==> flow/design.v (excerpt) <==
module main(clk, rst, ena, state_0, cells);
parameter N = 16;  
parameter M = N + 2;  
input wire clk;
input wire rst;
input wire ena;
input wire [N*N-1:0] state_0;
output logic [N*N-1:0] cells;
wire [M*M-1:0] bordered_cells_q;  
wire [M*M-1:0] bordered_cells_d;
logic [M*M-1:0] bordered_cells_0;  
function int cell_index(int i, int j);
  cell_index = M*j + i;
endfunction
generate
  genvar i;
  genvar j;
  for (i = 0; i < M; i = i + 1) begin : cells_x
    for (j = 0; j < M; j = j + 1) begin : cells_y
      if ( (i > 0) && (i < (M-1)) && (j > 0) && (j < (M-1)) ) begin
        assign bordered_cells_0[cell_index(i, j)] = state_0[N*(j-1) + (i-1)];
        conway_cell CELL(
          .clk(clk), .rst(rst), .ena(ena),
          .neighbors({
            bordered_cells_q[cell_index(i-1, j-1)],
            bordered_cells_q[cell_index(i-1, j  )],
            bordered_cells_q[cell_index(i-1, j+1)],
            bordered_cells_q[cell_index(i  , j+1)],
            bordered_cells_q[cell_index(i+1, j+1)],
            bordered_cells_q[cell_index(i+1, j  )],
  ...
export LEC_CHECK = 0
export CAP_MARGIN = 0
export CORE_MARGIN = 2
export CORE_UTILIZATION = 72
export CTS_CLUSTER_DIAMETER = 68
export CTS_CLUSTER_SIZE = 34
export MIN_ROUTING_LAYER = met1
export SETUP_SLACK_MARGIN = 0.85
export SLEW_MARGIN = 20
create_clock -name core_clock -period 3.24 [get_ports {clk}]
run.sh (not shown) runs the stock make flow with config.mk's settings and CLKGATE_MAP_FILE=.
The first run stopped in global routing with DPL-0038.
Change:
--- a/flow/config.mk
+++ b/flow/config.mk
@@ -8 +8 @@
-export CAP_MARGIN = 0
+export CAP_MARGIN = 20
@@ -10,5 +10,2 @@
-export CORE_UTILIZATION = 72
-export CTS_CLUSTER_DIAMETER = 68
-export CTS_CLUSTER_SIZE = 34
-export MIN_ROUTING_LAYER = met1
-export SETUP_SLACK_MARGIN = 0.85
+export CORE_UTILIZATION = 52
+export PLACE_DENSITY = 0.6
==> flow/constraint.sdc (replaced) <==
create_clock -name core_clock -period 6.99 [get_ports {clk}]
set_input_delay 1.3980 -clock core_clock [delete_from_list [all_inputs] [get_ports {clk}]]
set_output_delay 1.3980 -clock core_clock [all_outputs]
set_load 0.01 [all_outputs]
Result: This time the run completed with no timing, DRC or antenna violations. Synthesized area stays the same. Die size climbs by well over a third. Synthesized cell count stays the same.
Change:
--- a/flow/config.mk
+++ b/flow/config.mk
@@ -10,2 +10,3 @@
-export CORE_UTILIZATION = 52
-export PLACE_DENSITY = 0.6
+export CORE_UTILIZATION = 71
+export CTS_CLUSTER_SIZE = 10
+export PLACE_DENSITY_LB_ADDON = 0.0
==> flow/constraint.sdc (replaced) <==
create_clock -name core_clock -period 3.63 [get_ports {clk}]
set_input_delay 0.7260 -clock core_clock [delete_from_list [all_inputs] [get_ports {clk}]]
set_output_delay 0.7260 -clock core_clock [all_outputs]
set_load 0.01 [all_outputs]
What happened:
- The changed run passed the timing, design-rule and antenna checks
- routed wire length stays flat
- hold slack loses 0.065 ns
- clock-buffer cell count came out lower by 8
- non-clock buffer count came out higher by 332
- via count came out higher by about 6%
Change:
--- a/flow/config.mk
+++ b/flow/config.mk
@@ -10,3 +10,4 @@
-export CORE_UTILIZATION = 71
-export CTS_CLUSTER_SIZE = 10
-export PLACE_DENSITY_LB_ADDON = 0.0
+export CORE_UTILIZATION = 70
+export CTS_CLUSTER_SIZE = 37
+export MAX_ROUTING_LAYER = met4
+export SETUP_SLACK_MARGIN = -0.21
==> flow/constraint.sdc (replaced) <==
create_clock -name core_clock -period 3.29 [get_ports {clk}]
set_input_delay 0.6580 -clock core_clock [delete_from_list [all_inputs] [get_ports {clk}]]
set_output_delay 0.6580 -clock core_clock [all_outputs]
set_load 0.01 [all_outputs]
The changed run produced a layout that fails on negative setup slack.
Routed wire length goes up by 6.3%.
Global-route usage rises by 2.2 points.
Synthesized area does not change.
Sequential share of layout area shrinks by 0.57 points.
Worst setup slack loses 0.32 ns.
Cell count climbs by 4.2%.
Worst hold slack gets worse by 0.092 ns.
Non-clock buffer count is higher by 260.
